==> exp/zinc <==
Design neuron_intra_Nbits, start of the top module:
module neuron_intra_Nbits #(
    parameter N = 16,
    parameter N_INPUTS = 16,
    parameter LOG_N_INPUTS = 4  
) (
    input  wire                         clk,
    input  wire                         rst,
    input  wire                         en,
    input  wire signed [N*N_INPUTS-1:0] W,     
    input  wire signed [N*N_INPUTS-1:0] X_N,   
    output reg signed [         N-1:0] Out
);
  wire signed [2*N*N_INPUTS-1:0] prod;
  wire signed [         N-1:0] act_out;
  genvar i;
  generate
    for (i = 0; i < N_INPUTS; i = i + 1) begin : mults
      wire signed [N-1:0] Wi;
      wire signed [N-1:0] Xi;
      assign Wi = W[i*N+:N];
      assign Xi = X_N[i*N+:N];
      assign prod[i*2*N+:2*N] = Wi * Xi;
    end
  endgenerate
  genvar j, k;
  generate
    for (j = 0; j < LOG_N_INPUTS; j = j + 1) begin : ADDER_TREE
      wire signed [2*N*(N_INPUTS >> (j+1))-1:0] sum_stage;
      if(j == 0) begin
  ...
==> flow/config.mk <==
export PLATFORM = sky130hd
export DESIGN_NAME = neuron_intra_Nbits
export DESIGN_NICKNAME = neuron_intra_Nbits
export VERILOG_FILES = /design/flow/design.v
export SDC_FILE = /design/flow/constraint.sdc
export NUM_CORES = 4
export LEC_CHECK = 0
export ABC_AREA = 1
export CAP_MARGIN = 20
export CORE_ASPECT_RATIO = 0.7
export CORE_MARGIN = 2
export CORE_UTILIZATION = 72
export CTS_CLUSTER_DIAMETER = 199
export CTS_CLUSTER_SIZE = 95
export SLEW_MARGIN = 20
export TNS_END_PERCENT = 15
==> flow/constraint.sdc <==
create_clock -name core_clock -period 8.84 [get_ports {clk}]
set_input_delay 1.7680 -clock core_clock [delete_from_list [all_inputs] [get_ports {clk}]]
set_output_delay 1.7680 -clock core_clock [all_outputs]
set_load 0.01 [all_outputs]
run.sh (not shown) runs the stock make flow with config.mk's settings and CLKGATE_MAP_FILE=.
==> exp/yarrow: changes against exp/zinc <==
ABC_AREA = unset   (was 1)
CAP_MARGIN = 0   (was 20)
CORE_ASPECT_RATIO = unset   (was 0.7)
PLACE_DENSITY = 0.42   (was unset)
==> flow/constraint.sdc (replaced) <==
create_clock -name core_clock -period 6.96 [get_ports {clk}]
set_input_delay 1.3920 -clock core_clock [delete_from_list [all_inputs] [get_ports {clk}]]
set_output_delay 1.3920 -clock core_clock [all_outputs]
set_load 0.01 [all_outputs]
==> comparison table <==
quantity                                                       exp/yarrow              exp/zinc
Result of the run                                         failed layout checks  failed layout checks
Violated checks                                      negative setup slack  negative setup slack
Antenna violations before repair                                       22                    23
Tightest slew margin relative to the limit                         49.50%                29.86%
Worst Setup Slack post-DPL                                      -5.249 ns             -3.349 ns
AND-OR/OR-AND Cells, Area Fraction                                0.4183%               0.3342%
RD Place Congestion                                                 1.140                 1.108
Worst Path Max Fanout                                                   9                     7
Yosys stat cell total                                               16240                 18840
Late-Pin Clk Latency                                              0.32 ns               0.33 ns
Number of warnings in the stage logs                                   53                    51
Synthesized Nets                                                    22620                 25230
Startpoint of the worst hold path                                 acc[21]                acc[0]
Netlist area before placement                                 157900 um^2           162500 um^2
Post-DR vias/cell                                                   5.675                 5.395
Total wirelength of the detailed-routed design                  526200 um             526300 um
Adder Area Share                                                   70.47%                68.49%
Net total in the final layout                                       24410                 26770
Distinct cell type count of the synthesized netlist                    41                    36
Post-layout instance count excluding filler cells                   20900                 23410
Buffers plus inverters on the worst setup path                          9                    12
Met3 track utilization from global routing                         10.30%                23.41%
Crit path DRT                                                     7.16 ns               9.09 ns
HPWL after DPL                                                  474800 um             477400 um
Chip area                                                     223100 um^2           229600 um^2
Combinational share of cell area                                   74.89%                70.73%
Largest stage delay on the critical path                          0.64 ns               0.60 ns


==> inputs of v6 <==
==> flow/design.v <==
module neuron_intra_Nbits #(
    parameter N = 16,
    parameter N_INPUTS = 16,
    parameter LOG_N_INPUTS = 4  
) (
    input  wire                         clk,
    input  wire                         rst,
    input  wire                         en,
    input  wire signed [N*N_INPUTS-1:0] W,     
    input  wire signed [N*N_INPUTS-1:0] X_N,   
    output reg signed [         N-1:0] Out
);
  wire signed [2*N*N_INPUTS-1:0] prod;
  wire signed [         N-1:0] act_out;
  genvar i;
  generate
    for (i = 0; i < N_INPUTS; i = i + 1) begin : mults
      wire signed [N-1:0] Wi;
      wire signed [N-1:0] Xi;
      assign Wi = W[i*N+:N];
      assign Xi = X_N[i*N+:N];
      assign prod[i*2*N+:2*N] = Wi * Xi;
    end
  endgenerate
  genvar j, k;
  generate
    for (j = 0; j < LOG_N_INPUTS; j = j + 1) begin : ADDER_TREE
      wire signed [2*N*(N_INPUTS >> (j+1))-1:0] sum_stage;
      if(j == 0) begin
        for (k = 0; k < (N_INPUTS >> (j+1)); k = k + 1) begin : STAGE0
          assign sum_stage[2*k*N+:2*N] = prod[2*k*2*N+:2*N] + prod[(2*k+1)*2*N+:2*N];
        end
      end else begin
        for (k = 0; k < (N_INPUTS >> (j+1)); k = k + 1) begin : STAGEJ
          assign sum_stage[2*k*N+:2*N] = ADDER_TREE[j-1].sum_stage[2*k*2*N+:2*N] + ADDER_TREE[j-1].sum_stage[(2*k+1)*2*N+:2*N];
        end
      end
    end
    wire signed [2*N-1:0] sum_all;
    assign sum_all = ADDER_TREE[LOG_N_INPUTS-1].sum_stage;
  endgenerate
  reg signed [2*N-1:0] acc;
  always @(posedge clk or posedge rst) begin
    if (rst) begin
		acc <= 0;
		Out <= 0;
	 end
    else if (en) begin
		acc <= sum_all;
		Out <= act_out;
	 end
  end
  localparam signed [N-1:0] MAX_VAL = {1'b0, {(N-1){1'b1}}};  
  assign act_out = (acc < 0) ? 0 : (acc > MAX_VAL) ? MAX_VAL : acc;
endmodule
==> flow/run.sh <==
#!/bin/bash
# the make line also repeats each setting of config.mk as NAME=value (left out here)
make -C /OpenROAD-flow-scripts/flow DESIGN_CONFIG=/design/flow/config.mk WORK_HOME=/design/flow/orfs CLKGATE_MAP_FILE= finish
==> flow/config.mk <==
export PLATFORM = sky130hd
export DESIGN_NAME = neuron_intra_Nbits
export DESIGN_NICKNAME = neuron_intra_Nbits
export VERILOG_FILES = /design/flow/design.v
export SDC_FILE = /design/flow/constraint.sdc
export NUM_CORES = 4
export LEC_CHECK = 0
export CAP_MARGIN = 20
export CELL_PAD_IN_SITES_DETAIL_PLACEMENT = 0
export CELL_PAD_IN_SITES_GLOBAL_PLACEMENT = 2
export CORE_ASPECT_RATIO = 1.51
export CORE_MARGIN = 2
export CORE_UTILIZATION = 40
export CTS_CLUSTER_DIAMETER = 209
export MIN_ROUTING_LAYER = met2
export PLACE_DENSITY_LB_ADDON = 0.13
export SETUP_SLACK_MARGIN = -0.51
export SLEW_MARGIN = 40
export TNS_END_PERCENT = 40
==> flow/constraint.sdc <==
create_clock -name core_clock -period 13.5 [get_ports {clk}]
set_input_delay 2.7000 -clock core_clock [delete_from_list [all_inputs] [get_ports {clk}]]
set_output_delay 2.7000 -clock core_clock [all_outputs]
set_load 0.01 [all_outputs]
==> v25: changes against v6 <==
Settings changed: CAP_MARGIN 20 to 35, CELL_PAD_IN_SITES_DETAIL_PLACEMENT 0 to default, CELL_PAD_IN_SITES_GLOBAL_PLACEMENT 2 to default, CORE_ASPECT_RATIO 1.51 to 1.16, CORE_UTILIZATION 40 to 45, CTS_CLUSTER_DIAMETER 209 to 95, CTS_CLUSTER_SIZE from default to 12, MIN_ROUTING_LAYER met2 to default, PLACE_DENSITY from default to 0.86, PLACE_DENSITY_LB_ADDON 0.13 to default, SETUP_SLACK_MARGIN -0.51 to -0.96, SLEW_MARGIN 40 to 10, TNS_END_PERCENT 40 to 15.
==> v33: changes against v6 <==
Settings changed: CELL_PAD_IN_SITES_DETAIL_PLACEMENT 0 to default, CELL_PAD_IN_SITES_GLOBAL_PLACEMENT 2 to default, CORE_ASPECT_RATIO 1.51 to default, CTS_CLUSTER_DIAMETER 209 to default, MAX_ROUTING_LAYER from default to met4, MIN_ROUTING_LAYER met2 to default, PLACE_DENSITY_LB_ADDON 0.13 to default, SETUP_SLACK_MARGIN -0.51 to 3.17, SLEW_MARGIN 40 to 20, TNS_END_PERCENT 40 to default.
==> Changelog: implementation <==
### Changed

* Multi-input combinational area share at 75.67%
* Status: complete, no violations
* Layout clock area frac at 0.1068%
* Non-clk bufs at 1760
Source of the figures above: v33

==> Changelog: implementation <==
### Changed

* PnR worst setup slack at -0.1392 ns
* Final setup violation count at 2
* Multi-input combinational area share at 77.72%
* Blocking Checks: negative setup slack
* Status: failed layout checks
Source of the figures above: v25

==> Changelog: implementation <==
### Changed

* Status: failed layout checks
* Blocking Checks: negative setup slack
* PnR worst setup slack at -0.1863 ns
* Final setup violation count at 7
* Non-clk bufs at 2063
* Layout clock area frac at 0.1054%
Source of the figures above: v6



==> v20: inputs <==
Starts from the design.v that is shown in full above.
Settings: LEC_CHECK=0, ABC_AREA=1, CAP_MARGIN=15, CELL_PAD_IN_SITES_DETAIL_PLACEMENT=0, CELL_PAD_IN_SITES_GLOBAL_PLACEMENT=0, CORE_MARGIN=2, CORE_UTILIZATION=65, GPL_ROUTABILITY_DRIVEN=1, MAX_ROUTING_LAYER=met5, SETUP_SLACK_MARGIN=1.49, SLEW_MARGIN=20; clock period 10.6 ns.
==> inputs of v3, as changes to v20 <==
==> flow/config.mk (replaced) <==
export PLATFORM = sky130hd
export DESIGN_NAME = neuron_intra_Nbits
export DESIGN_NICKNAME = neuron_intra_Nbits
export VERILOG_FILES = /design/flow/design.v
export SDC_FILE = /design/flow/constraint.sdc
export NUM_CORES = 4
export LEC_CHECK = 0
export CAP_MARGIN = 20
export CELL_PAD_IN_SITES_DETAIL_PLACEMENT = 0
export CELL_PAD_IN_SITES_GLOBAL_PLACEMENT = 1
export CORE_ASPECT_RATIO = 0.5
export CORE_MARGIN = 2
export CORE_UTILIZATION = 34
export CTS_CLUSTER_SIZE = 11
export GPL_ROUTABILITY_DRIVEN = 1
export MAX_ROUTING_LAYER = met5
export SLEW_MARGIN = 20
export TNS_END_PERCENT = 5
==> flow/constraint.sdc (replaced) <==
create_clock -name core_clock -period 22.5 [get_ports {clk}]
set_input_delay 4.5000 -clock core_clock [delete_from_list [all_inputs] [get_ports {clk}]]
set_output_delay 4.5000 -clock core_clock [all_outputs]
set_load 0.01 [all_outputs]
==> inputs of v39, as changes to v20 <==
==> flow/config.mk (replaced) <==
export PLATFORM = sky130hd
export DESIGN_NAME = neuron_intra_Nbits
export DESIGN_NICKNAME = neuron_intra_Nbits
export VERILOG_FILES = /design/flow/design.v
export SDC_FILE = /design/flow/constraint.sdc
export NUM_CORES = 4
export LEC_CHECK = 0
export CAP_MARGIN = 20
export CORE_MARGIN = 2
export CORE_UTILIZATION = 70
export MAX_ROUTING_LAYER = met4
export SLEW_MARGIN = 20
==> flow/constraint.sdc (replaced) <==
create_clock -name core_clock -period 11.1 [get_ports {clk}]
set_input_delay 2.2200 -clock core_clock [delete_from_list [all_inputs] [get_ports {clk}]]
set_output_delay 2.2200 -clock core_clock [all_outputs]
set_load 0.01 [all_outputs]
==> Flow_metrics.wiki <==
=== Physical design figures ===
{| class="wikitable"
! Metric !! Value
|-
| Post-detailed-route via-to-cell ratio || 4.687
|-
| Cells after synthesis || 16,240
|-
| Outcome || complete, no violations
|-
| Clock latency reported for the late side of the worst-skew pair || 0.31 ns
|-
| Total length of routed wires || 573,200 microns
|-
| Instance count on the critical path || 34
|-
| And-or/or-and share of the synthesized area || 0.4183%
|-
| Well tap count || 6,141
|-
| Fraction of standard cell area that is sequential || 0.7080%
|}
-- figures above: v3

==> Flow_metrics.wiki <==
=== Physical design figures ===
{| class="wikitable"
! Metric !! Value
|-
| Reasons for failing layout checks || negative setup slack
|-
| Clock latency reported for the late side of the worst-skew pair || 0.32 ns
|-
| Clock buf count || 5
|-
| Post-detailed-route via-to-cell ratio || 5.628
|-
| Outcome || complete, but fails checks
|-
| Well tap count || 2,992
|-
| Setup violators final || 21
|-
| Cells after synthesis || 16,240
|-
| Total length of routed wires || 538,100 microns
|-
| And-or/or-and share of the synthesized area || 0.4183%
|-
| Instance count on the critical path || 36
|-
| Worst path setup slack after routing || -1.148 ns
|}
-- figures above: v39

==> Flow_metrics.wiki <==
=== Physical design figures ===
{| class="wikitable"
! Metric !! Value
|-
| Cells after synthesis || 18,840
|-
| Setup violators final || 21
|-
| Well tap count || 3,330
|-
| Reasons for failing layout checks || negative setup slack
|-
| Outcome || complete, but fails checks
|-
| Fraction of standard cell area that is sequential || 0.6086%
|-
| Worst path setup slack after routing || -0.9701 ns
|-
| Instance count on the critical path || 37
|}
-- figures above: v20

